### run.sh
#!/bin/bash
# the make line also repeats each setting of config.mk as NAME=value (left out here)
make -C /OpenROAD-flow-scripts/flow DESIGN_CONFIG=/design/flow/config.mk WORK_HOME=/design/flow/orfs CLKGATE_MAP_FILE= finish
### config.mk
export PLATFORM = sky130hd
export DESIGN_NAME = cordic_pipeline
export DESIGN_NICKNAME = cordic_pipeline
export VERILOG_FILES = /design/flow/design.v
export SDC_FILE = /design/flow/constraint.sdc
export NUM_CORES = 4
export LEC_CHECK = 0
export CAP_MARGIN = 20
export CORE_MARGIN = 2
export CORE_UTILIZATION = 72
export CTS_CLUSTER_DIAMETER = 381
export SETUP_SLACK_MARGIN = 0.45
export SLEW_MARGIN = 20
### constraint.sdc
create_clock -name core_clock -period 3.32 [get_ports {clk}]
set_input_delay 0.6640 -clock core_clock [delete_from_list [all_inputs] [get_ports {clk}]]
set_output_delay 0.6640 -clock core_clock [all_outputs]
set_load 0.01 [all_outputs]
### design.v
`timescale 1ns / 1ps
module cordic_single_stage #(parameter m = 6, parameter n = 10, parameter iter_length = 4)(clk, x_in, y_in, z_in, i, atan, x_out, y_out, z_out);
	input clk;
	input signed [m + n - 1:0] x_in, y_in, z_in;
	input signed [m + n - 1:0] atan;
	input [iter_length - 1:0] i;
	output reg [m + n - 1:0] x_out, y_out, z_out;
	reg signed [1:0] d;	
	always @(posedge clk) begin
		d = z_in[m + n - 1] == 1'b0 ? 1 : -1;
		x_out <= x_in - d * (y_in >>> i);
		y_out <= y_in + d * (x_in >>> i);
		z_out <= z_in - d * atan;
	end
endmodule
`timescale 1ns / 1ps
module cordic_pipeline(clk, x0, y0, z0, out_x, out_y, out_z);
	parameter M = 6;
	parameter N = 10;
	parameter ITER_BIT = 4;
	parameter ITER_COUNT = 11;
	input clk;
	input signed [M + N - 1:0] x0;
	input signed [M + N - 1:0] y0;
	input signed [M + N - 1:0] z0;
	output signed [M + N - 1:0] out_x;
	output signed [M + N - 1:0] out_y;
	output signed [M + N - 1:0] out_z;
	reg signed [M + N - 1:0] atan_lut [ITER_COUNT:0];
	initial begin
		atan_lut[0] = 16'b0000001100100100;
		atan_lut[1] = 16'b0000000111011010;
		atan_lut[2] = 16'b0000000011111010;
		atan_lut[3] = 16'b0000000001111111;
		atan_lut[4] = 16'b0000000000111111;
		atan_lut[5] = 16'b0000000000011111;
		atan_lut[6] = 16'b0000000000001111;
		atan_lut[7] = 16'b0000000000000111;
		atan_lut[8] = 16'b0000000000000011;
		atan_lut[9] = 16'b0000000000000001;
		atan_lut[10] = 16'b0000000000000000;
		atan_lut[11] = 16'b0000000000000000;
	end
	wire signed [M + N - 1:0] x_values [ITER_COUNT:0];
	wire signed [M + N - 1:0] y_values [ITER_COUNT:0];
	wire signed [M + N - 1:0] z_values [ITER_COUNT:0];
	assign x_values[0] = x0;
	assign y_values[0] = y0;
	assign z_values[0] = z0;
	genvar i;
	generate
		for (i = 0; i < ITER_COUNT; i = i + 1)
			begin
				cordic_single_stage #(.m(M), .n(N), .iter_length(ITER_BIT)) stage (
					 .clk(clk), 
					 .x_in(x_values[i]), 
					 .y_in(y_values[i]), 
					 .z_in(z_values[i]), 
					 .i(i), 
					 .atan(atan_lut[i]), 
					 .x_out(x_values[i + 1]), 
					 .y_out(y_values[i + 1]), 
					 .z_out(z_values[i + 1])
				);
			end
	endgenerate
	assign out_x = x_values[ITER_COUNT];
	assign out_y = y_values[ITER_COUNT];
	assign out_z = z_values[ITER_COUNT];
endmodule
==> datasheet_impl.txt, run 1 <==
Physical design parameters

Parameter                              Value

Outcome
  Outcome    finished with violations
  Layout check fault list    negative setup slack

Routing
  Met2 wire length    62.2 mm
  Final Routed Wirelength    128 mm
  Drt wl/cell    20.3 um
  N_diodes    0
  Number of detailed-routing iterations run before antenna repair    8
  Vias per Instance    6.09
  Routed length on met1    45.4 mm
  Top Metal Used    met5
  Iteration-0 DRC count of the detailed router    2938
  Final antenna-violating net count    0
  Via total after detailed routing    38300
  Count of unresolved DRC violations after routing    0
  Met3 routed WL    9.31 mm

Yosys
  Tally of yosys warning messages    13
  Top cells by instance count after synthesis    832 x inv_1, 787 x ha_1, 528 x dfxtp_1
  Yosys Instances    4996
  Post-synthesis compound-gate area fraction    0.149
  Adder and majority gate portion of the synthesized area    0.328
  Top area cell types    dfxtp_1 24%, ha_1 22%, fa_1 11%, inv_1 7.0%, xnor2_1 6.8%
  Simple-gate area share of the yosys netlist    0.106
  FF+latch count, synth    528
  Post-synth cell types    79
  Synthesized cell area    44400 um^2
  Register area share after synthesis    0.238
  Cell type with the highest aggregate area in the netlist    dfxtp_1
  Average cell area after synthesis    8.88 um^2
  Asr flop ratio synth    0
  Synth mux share    0.00634
  Post-Syn Nets    6068
  Xor/xnor share    0.0949
  Area of the synthesized netlist per yosys stat    44400 um^2
  Dominant register cell    dfxtp_1
  Dominant kind of combinational cell    adder cells
  Yosys top cell area share    0.238
  Count leader, synth    inv_1
  Post-Synthesis Cells    4996
  Number of flops mapped to enable cells by yosys    0

Global route
  Total congestion overflow    0
  Vias in the first global route    36600
  Initial antenna violation count    5
  First-pass GRT wire length    173 mm
  GR Util All Layers    0.331
  Largest net degree at the start of global routing    21

CTS
  Number of hold buffers added after CTS    0
  Number of sinks driven by the clock tree    528
  Clock tree root buffer cell    clkbuf_16
  TritonCTS clock tree    yes
  Maximum clock path buffer count    3
  Insertion delay at the late pin of the worst-skew pair    0.66 ns
  Cts bufs inserted    58
  Clock slew seen by the registers of the worst setup and hold paths    0.07 ns
  CTS H-tree depth    2

Floorplanning
  Die area    63600 um^2
  Core ar.    61400 um^2
  Number of standard-cell rows in the floorplan    91
  Ports    97
  Vertical die dimension    252 um
  Chip width    252 um
  Effective utilization at floorplan    0.723

Place
  HPWL after detailed placement    75.5 mm
  Port Buffer Count    96
  Routability-driven placement congestion ratio    0.896

Timing
  Transition time at the pin with the least slew margin    0.846 ns
  Number of pins exceeding their max-slew limit in the final report    0
  Highest Clock Rate    277 MHz
  Worst path setup slack after routing    -0.287 ns
  Max transition margin    0.435
  Post-route fraction of the period consumed by the critical path    1.09
  Final worst clock skew    0.0282 ns
  Setup TNS after final layout    -2.73 ns
  Total setup violations reported at the end of the flow    18
  Unrepaired setup endpoints after global routing    true
  Time the worst path needs with I/O delays and setup    3.61 ns
  Worst hold margin    0.334 ns
  Number of hold violations in the final report    0

Worst setup path
  Required time at the endpoint of the critical path    3.84 ns
  Setup slack of the worst register-to-register path    -0.29 ns
  Reg-to-Reg Start    genblk1[0].stage.z_out[15]$_DFF_P_
  Worst setup endpoint    genblk1[1].stage.x_out[15]$_DFF_P_
  Stages on the worst setup path    13
  Element type at the critical path start    flop
  Kind of end point of the critical path    flop
  Maximum fanout count along the critical path    7
  Cell family with most CP delay    adder cells
  Worst r2r dst    genblk1[1].stage.x_out[15]$_DFF_P_
  Cell breakdown of the critical path    inv_8, buf_8, buf_4, nor2_1, ha_1, fa_1, inv_1, ha_2, a21o_1, a31oi_4, o21ai_2, o22a_1, xnor2_1
  Setup CP Type    flop to flop
  Cells on worst reg2reg path    13
  CP max-delay cell    fa_1
  Largest stage delay on the critical path    0.71 ns
  Worst path arrival time    4.12 ns
  Number of buffers and inverters on the critical path    4
  Critical path launch point    genblk1[0].stage.z_out[15]$_DFF_P_

Final layout
  Fin util    0.893
  NumNets Final    6520
  Number of filler cells placed in the layout    2792
  Layout area overhead    23.4%
  Area of all sequential standard cells    10600 um^2
  Multi-input gate area in the final layout    33800 um^2

Worst hold path
  End point of the most critical hold path    genblk1[10].stage.z_out[1]$_DFF_P_
  Min-delay src    genblk1[9].stage.z_out[1]$_DFF_P_
  Instance count along the most critical hold path    0
  Worst Hold Class    flop to flop

Job
  Maximum capacitance violations    0
  OpenROAD warning count    45
-- through the flow --
| stage | worst slack [ns] | instance area [um^2] | std cells |
|---|---|---|---|
| final | -0.287 | 54800 | 6287 |
| after global routing | -0.321 | 54800 | 6287 |
| after CTS | 0.0613 | 52700 | 6211 |
| after detailed placement | -0.845 | 48200 | 5995 |
| after global placement | -0.785 | 48200 | 5995 |
| after floorplan | -0.199 | 45200 | 4996 |
-- final cells by class --
type	instances	area share
clock buffers	71	0.0300
inverters	836	0.0590
clock inverters	38	0.00959
flip-flops and latches	528	0.194
multi-input cells	3561	0.617
repair inverters	3	0.000525
well taps	790	0.0180
repair buffers	460	0.0725
-- repair_timing --
action | 4_1_cts | 5_1_grt
gates cloned | 1 | 3
setup buffers | 106 | 73
gates resized | 340 | 290
pin swaps | 205 | 215
endpoints found under the setup margin | 150 | 186
-- layer usage --
metal | vias up | track usage
li1 | 17600 | -
met1 | 18000 | 0.369
met2 | 1887 | 0.621
met3 | 805 | 0.0414
met4 | 4 | 0.158
met5 | - | 0
==> inputs of run 2 (changes only) <==
Settings changed: CELL_PAD_IN_SITES_DETAIL_PLACEMENT set to 0, CELL_PAD_IN_SITES_GLOBAL_PLACEMENT set to 0, CORE_MARGIN 2 to 3, CTS_CLUSTER_DIAMETER 381 to unset, CTS_CLUSTER_SIZE set to 37, GPL_ROUTABILITY_DRIVEN set to 0, MIN_ROUTING_LAYER set to met1, PLACE_DENSITY_LB_ADDON set to 0.16, SETUP_SLACK_MARGIN 0.45 to unset, SLEW_MARGIN 20 to 10.
Clock period 3.32 ns to 4.11 ns, I/O delays scaled along.
==> datasheet_impl.txt, run 2 <==
Physical design parameters

Parameter                              Value

Outcome
  Outcome  no timing/DRC/antenna violations

CTS
  Insertion delay at the late pin of the worst-skew pair    0.63 ns (-0.03 ns)
  CTS H-tree depth    2 (unchanged)
  Clock tree root buffer cell    clkbuf_16
  Clock slew seen by the registers of the worst setup and hold paths    0.06 ns (about the same)
  TritonCTS clock tree    yes
  Maximum clock path buffer count    3 (unchanged)
  Cts bufs inserted    59 (+1.7%)
  Number of sinks driven by the clock tree    528 (unchanged)
  Buffer count from post-CTS setup fixing    0 (-100%)

Floorplanning
  Chip width    254 um (+0.79%)
  Core ar.    60700 um^2 (-1.1%)
  Effective utilization at floorplan    0.731 (+0.00803)
  Vertical die dimension    254 um (+0.79%)
  Ports    97 (unchanged)
  Number of standard-cell rows in the floorplan    90 (-1.1%)
  Die area    64600 um^2 (+1.6%)

Timing
  Number of hold violations in the final report    0 (unchanged)
  Number of pins exceeding their max-slew limit in the final report    0 (unchanged)
  Transition time at the pin with the least slew margin    0.801 ns (-0.0457 ns)
  Time the worst path needs with I/O delays and setup    3.85 ns (+0.248 ns)
  Max transition margin    0.459 (+0.0247)
  Worst path setup slack after routing    0.255 ns (+0.542 ns)
  Total setup violations reported at the end of the flow    0 (-18)
  Highest Clock Rate    259 MHz (-6.4%)
  Unrepaired setup endpoints after global routing    false
  Post-route fraction of the period consumed by the critical path    0.938 (-0.148)
  Final worst clock skew    0.0178 ns (-0.0104 ns)

Yosys
  Number of flops mapped to enable cells by yosys    0 (unchanged)
  Post-Synthesis Cells    4996 (unchanged)
  Area of the synthesized netlist per yosys stat    44400 um^2 (unchanged)
  Asr flop ratio synth    0 (unchanged)
  Xor/xnor share    0.0949 (unchanged)
  Post-Syn Nets    6068 (unchanged)
  Synth mux share    0.00634 (unchanged)
  Post-synthesis compound-gate area fraction    0.149 (unchanged)
  Register area share after synthesis    0.238 (unchanged)
  Dominant kind of combinational cell    adder cells
  Top area cell types    dfxtp_1 24%, ha_1 22%, fa_1 11%, inv_1 7.0%, xnor2_1 6.8%
  Tally of yosys warning messages    13 (unchanged)
  FF+latch count, synth    528 (unchanged)
  Top cells by instance count after synthesis    832 x inv_1, 787 x ha_1, 528 x dfxtp_1
  Adder and majority gate portion of the synthesized area    0.328 (unchanged)
  Yosys Instances    4996 (unchanged)
  Average cell area after synthesis    8.88 um^2 (unchanged)
  Dominant register cell    dfxtp_1
  Cell type with the highest aggregate area in the netlist    dfxtp_1
  Count leader, synth    inv_1
  Simple-gate area share of the yosys netlist    0.106 (unchanged)
  Post-synth cell types    79 (unchanged)
  Synthesized cell area    44400 um^2 (unchanged)
  Yosys top cell area share    0.238 (unchanged)

Global route
  Vias in the first global route    34400 (-6.1%)
  First-pass GRT wire length    157 mm (-9.6%)
  Largest net degree at the start of global routing    24 (+14%)
  Total congestion overflow    0 (unchanged)
  Initial antenna violation count    0 (-5)
  GR Util All Layers    0.291 (-0.0401)

Routing
  Final Routed Wirelength    91.9 mm (-28%)
  Vias per Instance    5.67 (-6.9%)
  Number of detailed-routing iterations run before antenna repair    11 (+3)
  N_diodes    0 (unchanged)
  Routed length on met1    38.1 mm (-16%)
  Iteration-0 DRC count of the detailed router    1521 (-48%)
  Met3 routed WL    3.44 mm (-63%)
  Final antenna-violating net count    0 (unchanged)
  Via total after detailed routing    33800 (-12%)
  Met2 wire length    46.6 mm (-25%)
  Top Metal Used    met4
  Drt wl/cell    15.4 um (-24%)
  Count of unresolved DRC violations after routing    0 (unchanged)

Worst setup path
  Required time at the endpoint of the critical path    4.65 ns (+0.81 ns)
  Number of buffers and inverters on the critical path    2 (-2)
  Setup slack of the worst register-to-register path    0.26 ns (+0.54 ns)
  Maximum fanout count along the critical path    8 (+1)
  Kind of end point of the critical path    flop
  Worst setup endpoint    genblk1[6].stage.x_out[15]$_DFF_P_
  Reg-to-Reg Start    genblk1[5].stage.z_out[15]$_DFF_P_
  Element type at the critical path start    flop
  Largest stage delay on the critical path    0.49 ns (-0.22 ns)
  Setup CP Type    flop to flop
  Stages on the worst setup path    14 (+1)
  Cells on worst reg2reg path    14 (+1)
  Critical path launch point    genblk1[5].stage.z_out[15]$_DFF_P_
  Cell family with most CP delay    AND-OR/OR-AND gates
  Worst path arrival time    4.40 ns (+0.28 ns)
  CP max-delay cell    fa_1
  Cell breakdown of the critical path    clkinv_1, nor2_1, ha_1, fa_1, inv_1, ha_1, o21a_1, o21ai_0, a21oi_1, and3_1, a211oi_1, a221oi_1, a211oi_1, xnor2_1
  Worst r2r dst    genblk1[6].stage.x_out[15]$_DFF_P_

Place
  HPWL after detailed placement    73.3 mm (-2.9%)
  Port Buffer Count    96 (unchanged)
  Pre-CTS worst setup slack    -0.285 ns (+0.560 ns)
  Placed instance area    46500 um^2 (-3.5%)

Worst hold path
  End point of the most critical hold path    genblk1[10].stage.z_out[1]$_DFF_P_
  Worst Hold Class    flop to flop
  Min-delay src    genblk1[9].stage.z_out[1]$_DFF_P_
  Instance count along the most critical hold path    0 (unchanged)

Final layout
  Fin util    0.801 (-0.0920)
  NumNets Final    6209 (-4.8%)
  Final Cell Area    48600 um^2 (-11%)
  Layout area overhead    9.52%
  Number of filler cells placed in the layout    3935 (+41%)

Job
  Maximum capacitance violations    0 (unchanged)
  OpenROAD warning count    39 (-13%)
run 2: what timing repair did:
action / 4_1_cts / 5_1_grt
hold endpoints to repair: 0 / 0
hold buffers: 0 / 0
resized: 0 / 4
endpoints found under the setup margin: 0 / 4
run 2: metrics by stage:
stage          hold slack, ns  instances  setup TNS (ns)
6_report                0.327       5970               0
5_1_grt                 0.333       5970               0
4_1_cts                 0.326       5970               0
3_5_place_dp            0.312       5858           -1.11
3_3_place_gp            0.312       5858          -0.855
2_1_floorplan           0.310       4996               0
run 2: cell type report:
type / count / area, um^2 / area share
multi-input combinational: 3561 / 30400 / 0.626
sequential: 528 / 10600 / 0.217
inverter: 836 / 3140 / 0.0646
clock buffer: 75 / 1650 / 0.0339
timing repair buffer: 151 / 1370 / 0.0283
tap: 782 / 978 / 0.0201
clock inverter: 37 / 478 / 0.00983
run 2: routing by layer:
metal,global-route usage,vias up
met5,0,-
met2,0.544,679
li1,-,16900
met4,0.114,0
met3,0.0377,234
met1,0.336,16000
==> inputs of run 3 (changes only) <==
Settings changed: CORE_MARGIN 3 to 6, CORE_UTILIZATION 72 to 40, CTS_CLUSTER_SIZE 37 to 97, MIN_ROUTING_LAYER met1 to met2.
Clock period 4.11 ns to 5.69 ns, I/O delays scaled along.
==> datasheet_impl.txt, run 3 <==
Physical design parameters

Parameter                              Value

Outcome
  Outcome  no timing/DRC/antenna violations

Floorplanning
  Core ar.    109000 um^2 (+80%)
  Number of standard-cell rows in the floorplan    121 (+34%)
  Die area    119000 um^2 (+84%)
  Effective utilization at floorplan    0.405 (-0.326)
  Ports    97 (unchanged)
  Vertical die dimension    345 um (+36%)
  Chip width    345 um (+36%)

Job
  Maximum capacitance violations    0 (unchanged)
  OpenROAD warning count    39 (unchanged)

Routing
  Drt wl/cell    14.3 um (-6.8%)
  Vias per Instance    6.84 (+21%)
  Number of detailed-routing iterations run before antenna repair    40 (+29)
  Final Routed Wirelength    95.2 mm (+3.7%)
  Via total after detailed routing    45400 (+34%)
  Final antenna-violating net count    0 (unchanged)
  Count of unresolved DRC violations after routing    0 (unchanged)
  Iteration-0 DRC count of the detailed router    5318 (+250%)

Worst setup path
  Worst setup endpoint    genblk1[0].stage.x_out[14]$_DFF_P_
  Kind of end point of the critical path    flop
  Reg-to-Reg Start    genblk1[3].stage.z_out[15]$_DFF_P_
  Required time at the endpoint of the critical path    6.24 ns (+1.59 ns)
  Stages on the worst setup path    15 (+1)
  Setup CP Type    input port to flop
  Worst r2r dst    genblk1[4].stage.x_out[14]$_DFF_P_
  CP max-delay cell    clkdlybuf4s50_1
  Element type at the critical path start    input port
  Setup slack of the worst register-to-register path    1.46 ns (+1.20 ns)
  Cell family with most CP delay    adder cells
  Number of buffers and inverters on the critical path    4 (+2)
  Maximum fanout count along the critical path    31 (+23)
  Worst path arrival time    4.89 ns (+0.49 ns)
  Cell breakdown of the critical path    clkdlybuf4s50_1, inv_1, buf_4, nor2_1, ha_1, fa_1, inv_1, ha_1, a21oi_2, o21bai_1, a2111o_1, and3_4, or2_4, a221oi_2, xnor2_1
  Largest stage delay on the critical path    0.48 ns (about the same)
  Cells on worst reg2reg path    16 (+2)
  Critical path launch point    z0[15]

CTS
  CTS H-tree depth    3 (+1)
  Number of sinks driven by the clock tree    528 (unchanged)
  Insertion delay at the late pin of the worst-skew pair    0.64 ns (about the same)
  Clock slew seen by the registers of the worst setup and hold paths    0.06 ns (about the same)
  Maximum clock path buffer count    3 (unchanged)
  CTS-repair resized insts    0 (unchanged)
  Number of hold buffers added after CTS    0 (unchanged)
  TritonCTS clock tree    yes
  Buffer count from post-CTS setup fixing    0 (unchanged)
  Cts bufs inserted    68 (+15%)
  Clock tree root buffer cell    clkbuf_16

Timing
  Final worst clock skew    0.0355 ns (+0.0177 ns)
  Time the worst path needs with I/O delays and setup    4.34 ns
  Unrepaired setup endpoints after global routing    false
  Transition time at the pin with the least slew margin    0.929 ns (+0.128 ns)
  Total setup violations reported at the end of the flow    0 (unchanged)
  Post-route fraction of the period consumed by the critical path    0.763 (-0.175)
  Setup TNS after final layout    0 ns (unchanged)
  Number of hold violations in the final report    0 (unchanged)
  Number of pins exceeding their max-slew limit in the final report    0 (unchanged)
  Highest Clock Rate    230 MHz
  Max transition margin    0.380 (-0.0795)

Yosys
  Adder and majority gate portion of the synthesized area    0.328 (unchanged)
  Dominant kind of combinational cell    adder cells
  Synthesized cell area    44400 um^2 (unchanged)
  Post-Syn Nets    6068 (unchanged)
  Post-Synthesis Cells    4996 (unchanged)
  Asr flop ratio synth    0 (unchanged)
  Tally of yosys warning messages    13 (unchanged)
  FF+latch count, synth    528 (unchanged)
  Yosys Instances    4996 (unchanged)
  Area of the synthesized netlist per yosys stat    44400 um^2 (unchanged)
  Number of flops mapped to enable cells by yosys    0 (unchanged)
  Cell type with the highest aggregate area in the netlist    dfxtp_1
  Synth mux share    0.00634 (unchanged)
  Average cell area after synthesis    8.88 um^2 (unchanged)
  Dominant register cell    dfxtp_1
  Register area share after synthesis    0.238 (unchanged)
  Count leader, synth    inv_1
  Top cells by instance count after synthesis    832 x inv_1, 787 x ha_1, 528 x dfxtp_1
  Top area cell types    dfxtp_1 24%, ha_1 22%, fa_1 11%, inv_1 7.0%, xnor2_1 6.8%
  Xor/xnor share    0.0949 (unchanged)
  Post-synthesis compound-gate area fraction    0.149 (unchanged)
  Simple-gate area share of the yosys netlist    0.106 (unchanged)
  Yosys top cell area share    0.238 (unchanged)
  Post-synth cell types    79 (unchanged)

Worst hold path
  Instance count along the most critical hold path    0 (unchanged)
  Worst Hold Class    flop to flop
  End point of the most critical hold path    genblk1[10].stage.z_out[1]$_DFF_P_
  Min-delay src    genblk1[9].stage.z_out[1]$_DFF_P_

Global route
  Largest net degree at the start of global routing    32 (+33%)
  Total congestion overflow    0 (unchanged)
  First-pass GRT wire length    158 mm (+0.71%)
  Vias in the first global route    48700 (+42%)
  Initial antenna violation count    5 (+5)
  GR Util All Layers    0.235 (-0.0556)

Final layout
  Fin util    0.450 (-0.350)
  NumNets Final    6181 (-0.45%)
  Layout area overhead    11.1%

Place
  HPWL after detailed placement    76.6 mm (+4.4%)
  Port Buffer Count    96 (unchanged)
==> run 3: layer usage <==
layer  wire (um)  part of all wire  vias to the layer above  GRT usage
met1           0                 0                    17300          -
met4        4930             0.052                       16     0.0334
met3       36500              0.38                      650      0.314
li1            -                 -                    16800          -
met5         299            0.0031                        -     0.0298
met2       53500              0.56                    10700      0.297
==> run 3: layout make-up <==
| type | instances | area, um^2 |
|---|---|---|
| Multi-Input combinational cell | 3561 | 30400 |
| Clock buffer | 98 | 1970 |
| Sequential cell | 528 | 10600 |
| Inverter | 836 | 3140 |
| Timing Repair Buffer | 114 | 1100 |
| Tap cell | 1476 | 1850 |
| Clock inverter | 24 | 269 |
| Fill cell | 10700 | 60200 |
| Antenna cell | 4 | 10.0 |
==> run 3: per-stage QoR <==
stage                     worst slack [ns]  hold slack, ns  instance area, um^2  std cells
after floorplan                       1.36           0.310                44400       4996
after global placement               0.815           0.311                47000       6514
after detailed placement             0.775           0.313                47000       6514
after CTS                             1.44           0.326                49300       6636
after global routing                  1.10           0.332                49300       6640
final                                 1.35           0.326                49300       6641
==> inputs of run 4 (changes only) <==
Settings changed: CELL_PAD_IN_SITES_DETAIL_PLACEMENT 0 to unset, CELL_PAD_IN_SITES_GLOBAL_PLACEMENT 0 to 2, CORE_ASPECT_RATIO set to 0.95, CORE_MARGIN 6 to 9, CORE_UTILIZATION 40 to 31, CTS_CLUSTER_DIAMETER set to 158, CTS_CLUSTER_SIZE 97 to unset, MAX_ROUTING_LAYER set to met4, PLACE_DENSITY set to 0.93, PLACE_DENSITY_LB_ADDON 0.16 to unset, SETUP_SLACK_MARGIN set to 0.39, SLEW_MARGIN 10 to 20, TNS_END_PERCENT set to 55.
Clock period 5.69 ns to 3.18 ns, I/O delays scaled along.
==> datasheet_impl.txt, run 4 <==
Physical design parameters

Parameter                              Value

Global route
  Met2 track demand over resource    0.234 (-0.0628)
  GR Util All Layers    0.196 (-0.0397)
  Total congestion overflow    0 (unchanged)
  GR met3 Demand/Resource    0.249 (-0.0650)
  Vias in the first global route    52100 (+6.9%)
  Initial antenna violation count    2 (-3)
  First-pass GRT wire length    165 mm (+4.6%)
  Layer carrying the most global-route usage    met3
  Fraction of met1 tracks used by global routing    0 (unchanged)
  Largest net degree at the start of global routing    21 (-34%)

Timing
  Total setup violations reported at the end of the flow    4 (+4)
  Setup TNS after final layout    -0.240 ns (-0.240 ns)
  Worst path setup slack after routing    -0.105 ns (-1.45 ns)
  Highest Clock Rate    304 MHz
  Post-route fraction of the period consumed by the critical path    1.03 (+0.270)
  Unrepaired setup endpoints after global routing    true
  Transition time at the pin with the least slew margin    0.523 ns (-0.406 ns)
  Number of pins exceeding their max-slew limit in the final report    0 (unchanged)
  Time the worst path needs with I/O delays and setup    3.28 ns
  Number of hold violations in the final report    0 (unchanged)
  Final worst clock skew    0.0452 ns (+0.00964 ns)
  Max transition margin    0.641 (+0.261)

CTS
  Insertion delay at the late pin of the worst-skew pair    0.67 ns (+0.03 ns)
  CTS H-tree depth    3 (unchanged)
  Number of sinks driven by the clock tree    528 (unchanged)
  Maximum clock path buffer count    3 (unchanged)
  TritonCTS clock tree    yes
  Clock tree root buffer cell    clkbuf_16
  Clock slew seen by the registers of the worst setup and hold paths    0.06 ns (about the same)
  Cts bufs inserted    66 (-2.9%)

Place
  Port Buffer Count    96 (unchanged)
  Cell total after placement    7215 (+11%)
  HPWL after detailed placement    76.5 mm (about the same)
  Pre-CTS worst setup slack    -0.945 ns (-1.72 ns)

Worst setup path
  Largest stage delay on the critical path    0.52 ns (+0.04 ns)
  Cells on worst reg2reg path    15 (-1)
  Reg-to-Reg Start    genblk1[4].stage.z_out[15]$_DFF_P_
  Required time at the endpoint of the critical path    3.75 ns (-2.49 ns)
  Worst r2r dst    genblk1[5].stage.x_out[14]$_DFF_P_
  Setup CP Type    flop to flop
  Worst path arrival time    3.85 ns (-1.04 ns)
  Setup slack of the worst register-to-register path    -0.10 ns (-1.56 ns)
  Kind of end point of the critical path    flop
  CP max-delay cell    fa_1
  Stages on the worst setup path    15 (unchanged)
  Cell breakdown of the critical path    inv_4, buf_12, buf_12, buf_6, nor2_4, ha_4, fa_1, inv_2, ha_4, a21o_1, or3_1, a41o_1, a31o_4, a21oi_4, xnor2_2
  Element type at the critical path start    flop
  Cell family with most CP delay    adder cells
  Critical path launch point    genblk1[4].stage.z_out[15]$_DFF_P_
  Number of buffers and inverters on the critical path    5 (+1)
  Worst setup endpoint    genblk1[5].stage.x_out[14]$_DFF_P_
  Maximum fanout count along the critical path    6 (-81%)

Job
  Maximum capacitance violations    0 (unchanged)
  OpenROAD warning count    42 (+7.7%)

Worst hold path
  Instance count along the most critical hold path    0 (unchanged)
  End point of the most critical hold path    genblk1[1].stage.z_out[0]$_DFF_P_
  Worst Hold Class    flop to flop
  Min-delay src    genblk1[0].stage.z_out[0]$_DFF_P_

Yosys
  Count leader, synth    inv_1
  Dominant register cell    dfxtp_1
  Yosys top cell area share    0.238 (unchanged)
  Register area share after synthesis    0.238 (unchanged)
  Synth mux share    0.00634 (unchanged)
  Number of flops mapped to enable cells by yosys    0 (unchanged)
  Xor/xnor share    0.0949 (unchanged)
  FF+latch count, synth    528 (unchanged)
  Post-synthesis compound-gate area fraction    0.149 (unchanged)
  Cell type with the highest aggregate area in the netlist    dfxtp_1
  Yosys Instances    4996 (unchanged)
  Synthesized cell area    44400 um^2 (unchanged)
  Average cell area after synthesis    8.88 um^2 (unchanged)
  Tally of yosys warning messages    13 (unchanged)
  Dominant kind of combinational cell    adder cells
  Post-Syn Nets    6068 (unchanged)
  Adder and majority gate portion of the synthesized area    0.328 (unchanged)
  Top area cell types    dfxtp_1 24%, ha_1 22%, fa_1 11%, inv_1 7.0%, xnor2_1 6.8%
  Asr flop ratio synth    0 (unchanged)
  Post-Synthesis Cells    4996 (unchanged)
  Simple-gate area share of the yosys netlist    0.106 (unchanged)
  Top cells by instance count after synthesis    832 x inv_1, 787 x ha_1, 528 x dfxtp_1
  Post-synth cell types    79 (unchanged)
  Area of the synthesized netlist per yosys stat    44400 um^2 (unchanged)

Routing
  Count of unresolved DRC violations after routing    1 (+1)
  Final Routed Wirelength    105 mm (+9.8%)
  Number of detailed-routing iterations run before antenna repair    49 (+23%)
  Vias per Instance    6.47 (-5.4%)
  Iteration-0 DRC count of the detailed router    5696 (+7.1%)
  Final antenna-violating net count    0 (unchanged)
  Drt wl/cell    13.9 um (-3.2%)
  Via total after detailed routing    48700 (+7.3%)

Final layout
  Area of all sequential standard cells    10600 um^2 (+0.39%)
  Layout area overhead    33.3%
  Number of filler cells placed in the layout    13600 (+26%)
  Number of standard cells in the final layout excluding fillers    7531 (+13%)
  NumNets Final    6644 (+7.5%)
  Multi-input gate area in the final layout    35500 um^2 (+17%)

Floorplanning
  Chip width    406 um (+18%)
  Vertical die dimension    387 um (+12%)
  Core ar.    141000 um^2 (+29%)
  Ports    97 (unchanged)
  Number of standard-cell rows in the floorplan    134 (+11%)
  Effective utilization at floorplan    0.314 (-0.0914)
  Die area    157000 um^2 (+32%)

Outcome
  Layout check fault list    design-rule violations, negative setup slack
  Outcome    finished with violations
run 4: timing repair:
item	CTS	global route
endpoints found under the hold margin	0	0
pin swaps	266	417
cloned	4	3
setup buffers	86	100
setup endpoints to repair	165	200
hold buffers	0	0
resized	448	508
run 4: area by class of cell:
class | count | area share
Timing Repair Buffer | 575 | 0.0852
Timing Repair inverter | 4 | 0.000888
Tap cell | 1904 | 0.0403
Clock buffer | 99 | 0.0339
Multi-Input combinational cell | 3561 | 0.601
Inverter | 836 | 0.0547
Sequential cell | 528 | 0.179
Clock inverter | 18 | 0.00440
Antenna cell | 6 | 0.000254
run 4: layer usage:
| layer | wire (um) | part of all wire |
|---|---|---|
| met4 | 6660 | 0.064 |
| met5 | 0 | 0 |
| met3 | 38900 | 0.37 |
| met2 | 59000 | 0.56 |
| met1 | 0 | 0 |
run 4: stage by stage:
step                instance area (um^2)  hold WS [ns]   util
finish                             59200         0.326  0.419
global route                       59200         0.330  0.419
global placement                   50700         0.313  0.359
CTS                                55800         0.329  0.395
detailed placement                 50700         0.316  0.359
floorplan                          45600         0.310      -
==> inputs of run 5 (changes only) <==
Settings changed: CELL_PAD_IN_SITES_GLOBAL_PLACEMENT 2 to unset, CORE_ASPECT_RATIO 0.95 to unset, CORE_MARGIN 9 to 2, CORE_UTILIZATION 31 to 60, CTS_CLUSTER_DIAMETER 158 to unset, GPL_ROUTABILITY_DRIVEN 0 to unset, MAX_ROUTING_LAYER met4 to unset, MIN_ROUTING_LAYER met2 to unset, PLACE_DENSITY 0.93 to unset, SETUP_SLACK_MARGIN 0.39 to unset, TNS_END_PERCENT 55 to unset.
Clock period 3.18 ns to 2.69 ns, I/O delays scaled along.
==> datasheet_impl.txt, run 5 <==
Physical design parameters

Parameter                              Value

Routing
  Drt wl/cell    16.5 um (+19%)
  Count of unresolved DRC violations after routing    0 (-1)
  Final Routed Wirelength    117 mm (+12%)
  Iteration-0 DRC count of the detailed router    1448 (-75%)
  Number of detailed-routing iterations run before antenna repair    18 (-63%)
  Final antenna-violating net count    0 (unchanged)
  Vias per Instance    5.37 (-17%)
  Via total after detailed routing    38200 (-22%)

Yosys
  Adder and majority gate portion of the synthesized area    0.328 (unchanged)
  Asr flop ratio synth    0 (unchanged)
  Post-synthesis compound-gate area fraction    0.149 (unchanged)
  Register area share after synthesis    0.238 (unchanged)
  Top area cell types    dfxtp_1 24%, ha_1 22%, fa_1 11%, inv_1 7.0%, xnor2_1 6.8%
  Synthesized cell area    44400 um^2 (unchanged)
  Dominant kind of combinational cell    adder cells
  Cell type with the highest aggregate area in the netlist    dfxtp_1
  Synth mux share    0.00634 (unchanged)
  Yosys top cell area share    0.238 (unchanged)
  Yosys Instances    4996 (unchanged)
  Xor/xnor share    0.0949 (unchanged)
  Area of the synthesized netlist per yosys stat    44400 um^2 (unchanged)
  Tally of yosys warning messages    13 (unchanged)
  Dominant register cell    dfxtp_1
  FF+latch count, synth    528 (unchanged)
  Simple-gate area share of the yosys netlist    0.106 (unchanged)
  Number of flops mapped to enable cells by yosys    0 (unchanged)
  Top cells by instance count after synthesis    832 x inv_1, 787 x ha_1, 528 x dfxtp_1
  Post-Syn Nets    6068 (unchanged)
  Post-Synthesis Cells    4996 (unchanged)
  Post-synth cell types    79 (unchanged)
  Count leader, synth    inv_1
  Average cell area after synthesis    8.88 um^2 (unchanged)

Final layout
  Layout area overhead    39.4%
  Number of standard cells in the final layout excluding fillers    7115 (-5.5%)
  NumNets Final    7176 (+8.0%)
  Number of filler cells placed in the layout    4170 (-69%)

Global route
  Total congestion overflow    0 (unchanged)
  First-pass GRT wire length    184 mm (+11%)
  GR Util All Layers    0.294 (+0.0983)
  Largest net degree at the start of global routing    21 (unchanged)
  Initial antenna violation count    4 (+2)
  Vias in the first global route    39200 (-25%)

Worst setup path
  Maximum fanout count along the critical path    6 (unchanged)
  Worst path arrival time    3.78 ns (-0.07 ns)
  Setup slack of the worst register-to-register path    -0.58 ns (-0.47 ns)
  Element type at the critical path start    flop
  Kind of end point of the critical path    flop
  Worst setup endpoint    genblk1[4].stage.y_out[12]$_DFF_P_
  Cell family with most CP delay    AND-OR/OR-AND gates
  Cells on worst reg2reg path    14 (-1)
  Cell breakdown of the critical path    inv_8, buf_4, nor2_1, fa_1, ha_1, buf_4, a21oi_4, o21ai_2, a21o_1, a211o_1, a21oi_4, o21bai_1, a21o_1, xor2_2
  Number of buffers and inverters on the critical path    3 (-2)
  CP max-delay cell    fa_1
  Largest stage delay on the critical path    0.44 ns (-0.08 ns)
  Critical path launch point    genblk1[3].stage.z_out[15]$_DFF_P_
  Setup CP Type    flop to flop
  Worst r2r dst    genblk1[4].stage.y_out[12]$_DFF_P_
  Reg-to-Reg Start    genblk1[3].stage.z_out[15]$_DFF_P_
  Stages on the worst setup path    14 (-1)
  Required time at the endpoint of the critical path    3.20 ns (-0.55 ns)

CTS
  Number of hold buffers added after CTS    0 (unchanged)
  CTS H-tree depth    2 (-1)
  Cts bufs inserted    61 (-7.6%)
  TritonCTS clock tree    yes
  Insertion delay at the late pin of the worst-skew pair    0.65 ns (-0.02 ns)
  Number of sinks driven by the clock tree    528 (unchanged)
  Clock slew seen by the registers of the worst setup and hold paths    0.06 ns (about the same)
  Maximum clock path buffer count    3 (unchanged)
  Clock tree root buffer cell    clkbuf_16

Floorplanning
  Effective utilization at floorplan    0.607 (+0.293)
  Die area    76200 um^2 (-52%)
  Ports    97 (unchanged)
  Chip width    276 um (-32%)
  Number of standard-cell rows in the floorplan    99 (-26%)
  Core ar.    73100 um^2 (-48%)
  Vertical die dimension    276 um (-29%)

Outcome
  Outcome    finished with violations
  Layout check fault list    negative setup slack

Timing
  Total setup violations reported at the end of the flow    182 (+178)
  Setup TNS after final layout    -36.11 ns (-35.87 ns)
  Number of pins exceeding their max-slew limit in the final report    0 (unchanged)
  Final worst clock skew    0.0279 ns (-0.0172 ns)
  Worst hold margin    0.327 ns (+0.000359 ns)
  Max transition margin    0.590 (-0.0514)
  Post-route fraction of the period consumed by the critical path    1.22 (+0.182)
  Highest Clock Rate    306 MHz (+0.50%)
  Transition time at the pin with the least slew margin    0.598 ns (+0.0750 ns)
  Worst path setup slack after routing    -0.579 ns (-0.474 ns)
  Unrepaired setup endpoints after global routing    true
  Time the worst path needs with I/O delays and setup    3.27 ns (-0.0163 ns)
  Number of hold violations in the final report    0 (unchanged)

Place
  Routability-driven placement congestion ratio    0.900
  HPWL after detailed placement    82.5 mm (+7.8%)
  Cell total after placement    6833 (-5.3%)
  Port Buffer Count    96 (unchanged)

Worst hold path
  Worst Hold Class    flop to flop
  End point of the most critical hold path    genblk1[10].stage.z_out[0]$_DFF_P_
  Min-delay src    genblk1[9].stage.z_out[0]$_DFF_P_
  Instance count along the most critical hold path    0 (unchanged)

Job
  OpenROAD warning count    44 (+4.8%)
  Maximum capacitance violations    0 (unchanged)
[run 5: through the flow]
stage / worst slack, ns / util / area [um^2]
6_report: -0.579 / 0.847 / 61900
5_1_grt: -0.653 / 0.846 / 61900
2_1_floorplan: -0.709 / - / 45800
3_5_place_dp: -1.37 / 0.739 / 54000
3_3_place_gp: -1.30 / 0.739 / 54000
4_1_cts: -0.445 / 0.823 / 60200
[run 5: cell type report]
type                            instances  area, um^2  area share
Antenna cell                            2        5.00   0.0000809
Clock buffer                           78        1690      0.0274
Clock inverter                         35         520     0.00841
Inverter                              836        3240      0.0524
Multi-Input combinational cell       3561       35400       0.572
Sequential cell                       528       10600       0.171
Tap cell                              959        1200      0.0194
Timing Repair Buffer                 1113        9140       0.148
Timing Repair inverter                  3        43.8    0.000708
[run 5: repair_timing]
item	4_1_cts	5_1_grt
resized	653	276
endpoints found under the hold margin	0	0
cloned	3	0
setup buffers	135	69
pin swaps	425	281
endpoints found under the setup margin	208	237
[run 5: layer usage]
layer / track usage / wire [um] / vias up
met3: 0.0317 / 4190 / 355
met2: 0.557 / 61500 / 785
met4: 0.120 / 5500 / 4
li1: - / - / 18900
met1: 0.334 / 46200 / 18200
met5: 0 / 18 / -
==> inputs of run 6 (changes only) <==
Settings changed: CORE_ASPECT_RATIO set to 0.5, CORE_UTILIZATION 60 to 70, CTS_CLUSTER_DIAMETER set to 370, CTS_CLUSTER_SIZE set to 49, PLACE_DENSITY_LB_ADDON set to 0.0, SETUP_SLACK_MARGIN set to 0.63.
Clock period 2.69 ns to 2.16 ns, I/O delays scaled along.
==> datasheet_impl.txt, run 6 <==
Implementation parameters

Parameter                              Value

Yosys
  Simple-gate area share of the yosys netlist    0.106 (unchanged)
  Adder and majority gate portion of the synthesized area    0.328 (unchanged)
  Post-Synthesis Cells    4996 (unchanged)
  Register area share after synthesis    0.238 (unchanged)
  FF+latch count, synth    528 (unchanged)
  Count leader, synth    inv_1
  Dominant kind of combinational cell    adder cells
  Cell type with the highest aggregate area in the netlist    dfxtp_1
  Top area cell types    dfxtp_1 24%, ha_1 22%, fa_1 11%, inv_1 7.0%, xnor2_1 6.8%
  Synthesized cell area    44400 um^2 (unchanged)
  Synth mux share    0.00634 (unchanged)
  Post-Syn Nets    6068 (unchanged)
  Post-synth cell types    79 (unchanged)
  Xor/xnor share    0.0949 (unchanged)
  Post-synthesis compound-gate area fraction    0.149 (unchanged)
  Asr flop ratio synth    0 (unchanged)
  Top cells by instance count after synthesis    832 x inv_1, 787 x ha_1, 528 x dfxtp_1
  Average cell area after synthesis    8.88 um^2 (unchanged)
  Tally of yosys warning messages    13 (unchanged)
  Area of the synthesized netlist per yosys stat    44400 um^2 (unchanged)
  Yosys top cell area share    0.238 (unchanged)
  Number of flops mapped to enable cells by yosys    0 (unchanged)
  Dominant register cell    dfxtp_1
  Yosys Instances    4996 (unchanged)

Place
  HPWL after detailed placement    107 mm (+30%)
  Routability-driven placement congestion ratio    0.938 (+4.2%)
  Pre-CTS worst setup slack    -1.81 ns (-0.439 ns)
  Port Buffer Count    96 (unchanged)

Floorplanning
  Ports    97 (unchanged)
  Vertical die dimension    182 um (-34%)
  Number of standard-cell rows in the floorplan    65 (-34%)
  Chip width    360 um (+30%)
  Core ar.    62900 um^2 (-14%)
  Effective utilization at floorplan    0.706 (+0.0987)
  Die area    65500 um^2 (-14%)

Outcome
  Tool error    [ERROR DPL-0033] detailed placement checks failed during check placement.
  Last step reached    clock tree synthesis
  Outcome    did not finish
[run 6: through the flow]
step	hold WS [ns]	cell area, um^2	TNS [ns]	cells
floorplan	0.310	47000	-114.80	4996
global placement	0.313	57600	-177.04	7073
detailed placement	0.331	57600	-219.21	7073
==> inputs of run 7 (changes only) <==
Settings changed: CELL_PAD_IN_SITES_GLOBAL_PLACEMENT set to 3, CORE_ASPECT_RATIO 0.5 to 1.43, CORE_MARGIN 2 to 9, CORE_UTILIZATION 70 to 22, CTS_CLUSTER_DIAMETER 370 to 156, CTS_CLUSTER_SIZE 49 to 27, GPL_ROUTABILITY_DRIVEN set to 1, HOLD_SLACK_MARGIN set to 0.19, MAX_ROUTING_LAYER set to met4, PLACE_DENSITY_LB_ADDON 0.0 to 0.27, SETUP_SLACK_MARGIN 0.63 to unset, TNS_END_PERCENT set to 80.
Clock period 2.16 ns to 4.91 ns, I/O delays scaled along.
==> datasheet_impl.txt, run 7 <==
Physical design parameters

Parameter                              Value

Global route
  Total congestion overflow    0
  First-pass GRT wire length    182 mm
  Initial antenna violation count    1
  Vias in the first global route    33800
  GR Util All Layers    0.106
  Largest net degree at the start of global routing    28

Routing
  Iteration-0 DRC count of the detailed router    766
  Vias per Instance    4.06
  Number of detailed-routing iterations run before antenna repair    5
  Drt wl/cell    14.6 um
  Count of unresolved DRC violations after routing    0
  Final Routed Wirelength    114 mm
  Via total after detailed routing    31500
  Final antenna-violating net count    0

Floorplanning
  Effective utilization at floorplan    0.222 (-0.484)
  Number of standard-cell rows in the floorplan    196 (+200%)
  Vertical die dimension    555 um (+200%)
  Ports    97 (unchanged)
  Core ar.    200000 um^2 (+220%)
  Chip width    394 um (+9.3%)
  Die area    218000 um^2 (+230%)

Place
  Cell total after placement    7740 (+9.4%)
  Port Buffer Count    96 (unchanged)
  Routability-driven placement congestion ratio    0.778 (-17%)
  HPWL after detailed placement    99.6 mm (-7.3%)

Worst setup path
  CP max-delay cell    o32ai_1
  Cells on worst reg2reg path    15
  Setup CP Type    flop to flop
  Cell family with most CP delay    AND-OR/OR-AND gates
  Setup slack of the worst register-to-register path    0.76 ns
  Critical path launch point    genblk1[3].stage.z_out[15]$_DFF_P_
  Worst setup endpoint    genblk1[4].stage.x_out[14]$_DFF_P_
  Reg-to-Reg Start    genblk1[3].stage.z_out[15]$_DFF_P_
  Number of buffers and inverters on the critical path    3
  Kind of end point of the critical path    flop
  Element type at the critical path start    flop
  Largest stage delay on the critical path    0.82 ns
  Maximum fanout count along the critical path    4
  Worst path arrival time    4.73 ns
  Stages on the worst setup path    15
  Required time at the endpoint of the critical path    5.48 ns
  Worst r2r dst    genblk1[4].stage.x_out[14]$_DFF_P_
  Cell breakdown of the critical path    inv_1, nor2_1, ha_1, fa_1, inv_1, ha_1, nor2b_1, o21ai_0, a21oi_1, a2111oi_0, buf_4, o32ai_1, o21ai_1, mux2i_1, a21o_1

Yosys
  Adder and majority gate portion of the synthesized area    0.328 (unchanged)
  Post-Synthesis Cells    4996 (unchanged)
  Post-Syn Nets    6068 (unchanged)
  FF+latch count, synth    528 (unchanged)
  Dominant kind of combinational cell    adder cells
  Average cell area after synthesis    8.88 um^2 (unchanged)
  Post-synthesis compound-gate area fraction    0.149 (unchanged)
  Top cells by instance count after synthesis    832 x inv_1, 787 x ha_1, 528 x dfxtp_1
  Register area share after synthesis    0.238 (unchanged)
  Synthesized cell area    44400 um^2 (unchanged)
  Yosys Instances    4996 (unchanged)
  Tally of yosys warning messages    13 (unchanged)
  Synth mux share    0.00634 (unchanged)
  Area of the synthesized netlist per yosys stat    44400 um^2 (unchanged)
  Post-synth cell types    79 (unchanged)
  Dominant register cell    dfxtp_1
  Top area cell types    dfxtp_1 24%, ha_1 22%, fa_1 11%, inv_1 7.0%, xnor2_1 6.8%
  Simple-gate area share of the yosys netlist    0.106 (unchanged)
  Count leader, synth    inv_1
  Xor/xnor share    0.0949 (unchanged)
  Yosys top cell area share    0.238 (unchanged)
  Cell type with the highest aggregate area in the netlist    dfxtp_1
  Asr flop ratio synth    0 (unchanged)
  Number of flops mapped to enable cells by yosys    0 (unchanged)

CTS
  Number of hold buffers added after CTS    0
  Cts bufs inserted    24
  TritonCTS clock tree    yes
  Number of sinks driven by the clock tree    528
  Buffer count from post-CTS setup fixing    0
  Clock slew seen by the registers of the worst setup and hold paths    0.11 ns
  Maximum clock path buffer count    3
  CTS H-tree depth    1
  Insertion delay at the late pin of the worst-skew pair    0.66 ns
  Clock tree root buffer cell    clkbuf_16
  CTS-repair resized insts    0

Timing
  Setup TNS after final layout    0 ns
  Total setup violations reported at the end of the flow    0
  Max transition margin    0.348
  Number of pins exceeding their max-slew limit in the final report    0
  Number of hold violations in the final report    0
  Unrepaired setup endpoints after global routing    false
  Highest Clock Rate    241 MHz
  Post-route fraction of the period consumed by the critical path    0.846
  Transition time at the pin with the least slew margin    0.974 ns
  Time the worst path needs with I/O delays and setup    4.15 ns
  Final worst clock skew    0.0452 ns

Worst hold path
  Worst Hold Class    flop to flop
  Min-delay src    genblk1[9].stage.z_out[1]$_DFF_P_
  Instance count along the most critical hold path    0
  End point of the most critical hold path    genblk1[10].stage.z_out[1]$_DFF_P_

Job
  OpenROAD warning count    39
  Maximum capacitance violations    0

Outcome
  Outcome  no timing/DRC/antenna violations

Final layout
  NumNets Final    6165
  Layout area overhead    11.5%
  Number of filler cells placed in the layout    22100
  Number of standard cells in the final layout excluding fillers    7772
[run 7: per-layer routing]
layer / track usage / up-vias / share of wire
li1: - / 16800 / -
met1: 0.0869 / 14400 / 0.32
met2: 0.237 / 246 / 0.62
met3: 0.00915 / 100 / 0.018
met4: 0.0341 / 0 / 0.035
met5: - / - / 0
[run 7: cell type report]
cell class / count / area [um^2] / area share
clock inverter: 5 / 51.3 / 0.00104
sequential: 528 / 10600 / 0.214
antenna: 1 / 2.50 / 0.0000506
timing repair buffer: 142 / 1320 / 0.0267
multi-input combinational: 3561 / 30400 / 0.615
inverter: 836 / 3140 / 0.0634
clock buffer: 26 / 639 / 0.0129
tap: 2673 / 3340 / 0.0676
[run 7: stage by stage]
step	utilization	hold slack [ns]	area, um^2	worst slack [ns]
2_1_floorplan	-	0.310	44400	0.733
3_3_place_gp	0.244	0.354	48800	0.291
3_5_place_dp	0.244	0.344	48800	0.307
4_1_cts	0.247	0.365	49500	0.573
5_1_grt	0.247	0.375	49500	0.493
6_report	0.247	0.356	49500	0.757
==> inputs of run 8 (changes only) <==
Settings changed: CELL_PAD_IN_SITES_GLOBAL_PLACEMENT 3 to unset, CORE_ASPECT_RATIO 1.43 to unset, CORE_MARGIN 9 to 2, CORE_UTILIZATION 22 to 66, CTS_CLUSTER_DIAMETER 156 to unset, CTS_CLUSTER_SIZE 27 to 49, GPL_ROUTABILITY_DRIVEN 1 to unset, HOLD_SLACK_MARGIN 0.19 to unset, MAX_ROUTING_LAYER met4 to unset, PLACE_DENSITY_LB_ADDON 0.27 to unset, SETUP_SLACK_MARGIN set to 0.26, TNS_END_PERCENT 80 to unset.
Clock period 4.91 ns to 2.16 ns, I/O delays scaled along.
==> datasheet_impl.txt, run 8 <==
Implementation parameters

Parameter                              Value

Floorplanning
  Effective utilization at floorplan    0.663 (+0.441)
  Number of standard-cell rows in the floorplan    95 (-52%)
  Ports    97 (unchanged)
  Die area    69300 um^2 (-68%)
  Vertical die dimension    263 um (-53%)
  Chip width    263 um (-33%)
  Core ar.    66900 um^2 (-67%)

CTS
  Number of sinks driven by the clock tree    528 (unchanged)
  CTS H-tree depth    2 (+1)
  Clock tree root buffer cell    clkbuf_16
  Cts bufs inserted    60 (+150%)
  Maximum clock path buffer count    3 (unchanged)

Yosys
  Number of flops mapped to enable cells by yosys    0 (unchanged)
  Post-synthesis compound-gate area fraction    0.149 (unchanged)
  Register area share after synthesis    0.238 (unchanged)
  Count leader, synth    inv_1
  Yosys Instances    4996 (unchanged)
  Asr flop ratio synth    0 (unchanged)
  Dominant register cell    dfxtp_1
  Yosys top cell area share    0.238 (unchanged)
  Tally of yosys warning messages    13 (unchanged)
  Dominant kind of combinational cell    adder cells
  FF+latch count, synth    528 (unchanged)
  Post-synth cell types    79 (unchanged)
  Adder and majority gate portion of the synthesized area    0.328 (unchanged)
  Top cells by instance count after synthesis    832 x inv_1, 787 x ha_1, 528 x dfxtp_1
  Synthesized cell area    44400 um^2 (unchanged)
  Post-Synthesis Cells    4996 (unchanged)
  Top area cell types    dfxtp_1 24%, ha_1 22%, fa_1 11%, inv_1 7.0%, xnor2_1 6.8%
  Post-Syn Nets    6068 (unchanged)
  Xor/xnor share    0.0949 (unchanged)
  Simple-gate area share of the yosys netlist    0.106 (unchanged)
  Cell type with the highest aggregate area in the netlist    dfxtp_1
  Synth mux share    0.00634 (unchanged)
  Average cell area after synthesis    8.88 um^2 (unchanged)
  Area of the synthesized netlist per yosys stat    44400 um^2 (unchanged)

Outcome
  Outcome    did not finish
  Tool error    [ERROR GRT-0232] Routing congestion too high. Check the congestion heatmap in the GUI.
  Last step reached    global routing

Global route
  Total congestion overflow    9724
  GR Util All Layers    1.07

Place
  Placed instance area    57900 um^2 (+19%)
  HPWL after detailed placement    89.8 mm (-9.8%)
  Pre-CTS worst setup slack    -1.79 ns (-2.10 ns)
  Port Buffer Count    96 (unchanged)
  Routability-driven placement congestion ratio    0.897 (+15%)
==> run 8: timing repair <==
item,4_1_cts
endpoints found under the setup margin,465
hold buffers,0
cloned,4
gates resized,512
pin swaps,296
setup buffers,125
==> run 8: per-layer routing <==
metal | GRT overflow | GRT usage
met1 | 52 | 0.910
met2 | 8249 | 1.58
met3 | 81 | 0.701
met4 | 1339 | 1.18
met5 | 3 | 0.229
==> run 8: per-stage QoR <==
step                       util  cells
after floorplan               -   4996
after detailed placement  0.865   7136
after global placement    0.865   7136
after CTS                 0.947   7370
==> inputs of run 9 (changes only) <==
Settings changed: CELL_PAD_IN_SITES_GLOBAL_PLACEMENT set to 2, CORE_ASPECT_RATIO set to 0.95, CORE_MARGIN 2 to 9, CORE_UTILIZATION 66 to 31, CTS_CLUSTER_DIAMETER set to 99, CTS_CLUSTER_SIZE 49 to unset, GPL_ROUTABILITY_DRIVEN set to 0, MAX_ROUTING_LAYER set to met4, MIN_ROUTING_LAYER set to met2, PLACE_DENSITY set to 0.93, SETUP_SLACK_MARGIN 0.26 to 0.39, TNS_END_PERCENT set to 55.
Clock period 2.16 ns to 4.0 ns, I/O delays scaled along.
==> datasheet_impl.txt, run 9 <==
Physical design parameters

Parameter                              Value

Worst setup path
  Largest stage delay on the critical path    0.47 ns
  Setup CP Type    flop to flop
  Worst r2r dst    genblk1[5].stage.y_out[14]$_DFF_P_
  Maximum fanout count along the critical path    11
  Cells on worst reg2reg path    13
  Number of buffers and inverters on the critical path    2
  Worst setup endpoint    genblk1[5].stage.y_out[14]$_DFF_P_
  Critical path launch point    genblk1[4].stage.z_out[15]$_DFF_P_
  Cell breakdown of the critical path    clkinvlp_4, buf_12, nor2_1, fa_1, fa_1, a21o_1, a21oi_1, o21bai_1, a2111o_1, nor3b_1, a2111oi_2, a21oi_1, xor2_1
  Required time at the endpoint of the critical path    4.52 ns
  Element type at the critical path start    flop
  CP max-delay cell    fa_1
  Stages on the worst setup path    13
  Reg-to-Reg Start    genblk1[4].stage.z_out[15]$_DFF_P_
  Worst path arrival time    4.08 ns
  Cell family with most CP delay    AND-OR/OR-AND gates
  Setup slack of the worst register-to-register path    0.44 ns
  Kind of end point of the critical path    flop

Final layout
  Layout area overhead    14.4%
  NumNets Final    6234
  Final Cell Area    50800 um^2
  Number of filler cells placed in the layout    14500
  Number of standard cells in the final layout excluding fillers    7132
  Multi-input gate area in the final layout    30700 um^2
  Area of all sequential standard cells    10600 um^2

Global route
  Vias in the first global route    48700
  GR Util All Layers    0.180
  Initial antenna violation count    3
  Total congestion overflow    0
  Largest net degree at the start of global routing    23
  First-pass GRT wire length    152 mm

Routing
  Drt wl/cell    12.9 um
  Number of detailed-routing iterations run before antenna repair    7
  Final Routed Wirelength    92.0 mm
  Count of unresolved DRC violations after routing    0
  Final antenna-violating net count    0
  Via total after detailed routing    46000
  Vias per Instance    6.45
  Iteration-0 DRC count of the detailed router    5476

Yosys
  Area of the synthesized netlist per yosys stat    44400 um^2 (unchanged)
  Yosys Instances    4996 (unchanged)
  Post-Synthesis Cells    4996 (unchanged)
  Asr flop ratio synth    0 (unchanged)
  Top cells by instance count after synthesis    832 x inv_1, 787 x ha_1, 528 x dfxtp_1
  Average cell area after synthesis    8.88 um^2 (unchanged)
  Xor/xnor share    0.0949 (unchanged)
  Post-Syn Nets    6068 (unchanged)
  Dominant kind of combinational cell    adder cells
  Cell type with the highest aggregate area in the netlist    dfxtp_1
  Post-synthesis compound-gate area fraction    0.149 (unchanged)
  Synthesized cell area    44400 um^2 (unchanged)
  Simple-gate area share of the yosys netlist    0.106 (unchanged)
  Post-synth cell types    79 (unchanged)
  Count leader, synth    inv_1
  Yosys top cell area share    0.238 (unchanged)
  Dominant register cell    dfxtp_1
  Synth mux share    0.00634 (unchanged)
  Top area cell types    dfxtp_1 24%, ha_1 22%, fa_1 11%, inv_1 7.0%, xnor2_1 6.8%
  Adder and majority gate portion of the synthesized area    0.328 (unchanged)
  Register area share after synthesis    0.238 (unchanged)
  Tally of yosys warning messages    13 (unchanged)
  Number of flops mapped to enable cells by yosys    0 (unchanged)
  FF+latch count, synth    528 (unchanged)

CTS
  Clock tree root buffer cell    clkbuf_16
  Number of sinks driven by the clock tree    528 (unchanged)
  Cts bufs inserted    67 (+12%)
  TritonCTS clock tree    yes
  Clock slew seen by the registers of the worst setup and hold paths    0.06 ns
  Number of hold buffers added after CTS    0 (unchanged)
  Maximum clock path buffer count    3 (unchanged)
  CTS H-tree depth    3 (+1)
  Insertion delay at the late pin of the worst-skew pair    0.65 ns

Job
  OpenROAD warning count    42
  Maximum capacitance violations    0

Timing
  Highest Clock Rate    281 MHz
  Max transition margin    0.574
  Post-route fraction of the period consumed by the critical path    0.889
  Final worst clock skew    0.0277 ns
  Number of pins exceeding their max-slew limit in the final report    0
  Time the worst path needs with I/O delays and setup    3.56 ns
  Unrepaired setup endpoints after global routing    true
  Worst hold margin    0.326 ns
  Total setup violations reported at the end of the flow    0
  Transition time at the pin with the least slew margin    0.623 ns
  Number of hold violations in the final report    0

Floorplanning
  Effective utilization at floorplan    0.314 (-0.349)
  Number of standard-cell rows in the floorplan    134 (+41%)
  Die area    157000 um^2 (+130%)
  Chip width    406 um (+54%)
  Ports    97 (unchanged)
  Vertical die dimension    387 um (+47%)
  Core ar.    141000 um^2 (+110%)

Place
  Port Buffer Count    96 (unchanged)
  Cell total after placement    6990 (-2.0%)
  Placed instance area    48000 um^2 (-17%)
  HPWL after detailed placement    73.4 mm (-18%)

Worst hold path
  End point of the most critical hold path    genblk1[2].stage.z_out[0]$_DFF_P_
  Worst Hold Class    flop to flop
  Min-delay src    genblk1[1].stage.z_out[0]$_DFF_P_
  Instance count along the most critical hold path    0

Outcome
  Outcome  no timing/DRC/antenna violations
[run 9: area by class of cell]
class / count / share of cell area
inverter: 836 / 0.0621
timing repair buffer: 168 / 0.0304
clock inverter: 28 / 0.00927
antenna: 15 / 0.000740
clock buffer: 92 / 0.0379
multi-input combinational: 3561 / 0.604
tap: 1904 / 0.0469
sequential: 528 / 0.208
[run 9: layer usage]
| layer | share of wire | global-route usage | up-vias |
|---|---|---|---|
| met4 | 0.060 | 0.0262 | 0 |
| li1 | - | - | 16900 |
| met3 | 0.39 | 0.238 | 675 |
| met2 | 0.55 | 0.209 | 11100 |
| met5 | 0 | - | - |
| met1 | 0 | - | 17400 |
[run 9: through the flow]
stage	util	setup TNS, ns	setup slack [ns]
floorplan	-	0	0.306
global placement	0.339	-1.46	-0.295
detailed placement	0.339	-1.32	-0.312
CTS	0.357	0	0.342
global route	0.359	0	0.143
finish	0.359	0	0.444
[run 9: timing repair]
item	4_1_cts	5_1_grt
endpoints found under the setup margin	10	61
gates resized	3	77
setup buffers	3	4
pin swaps	0	10
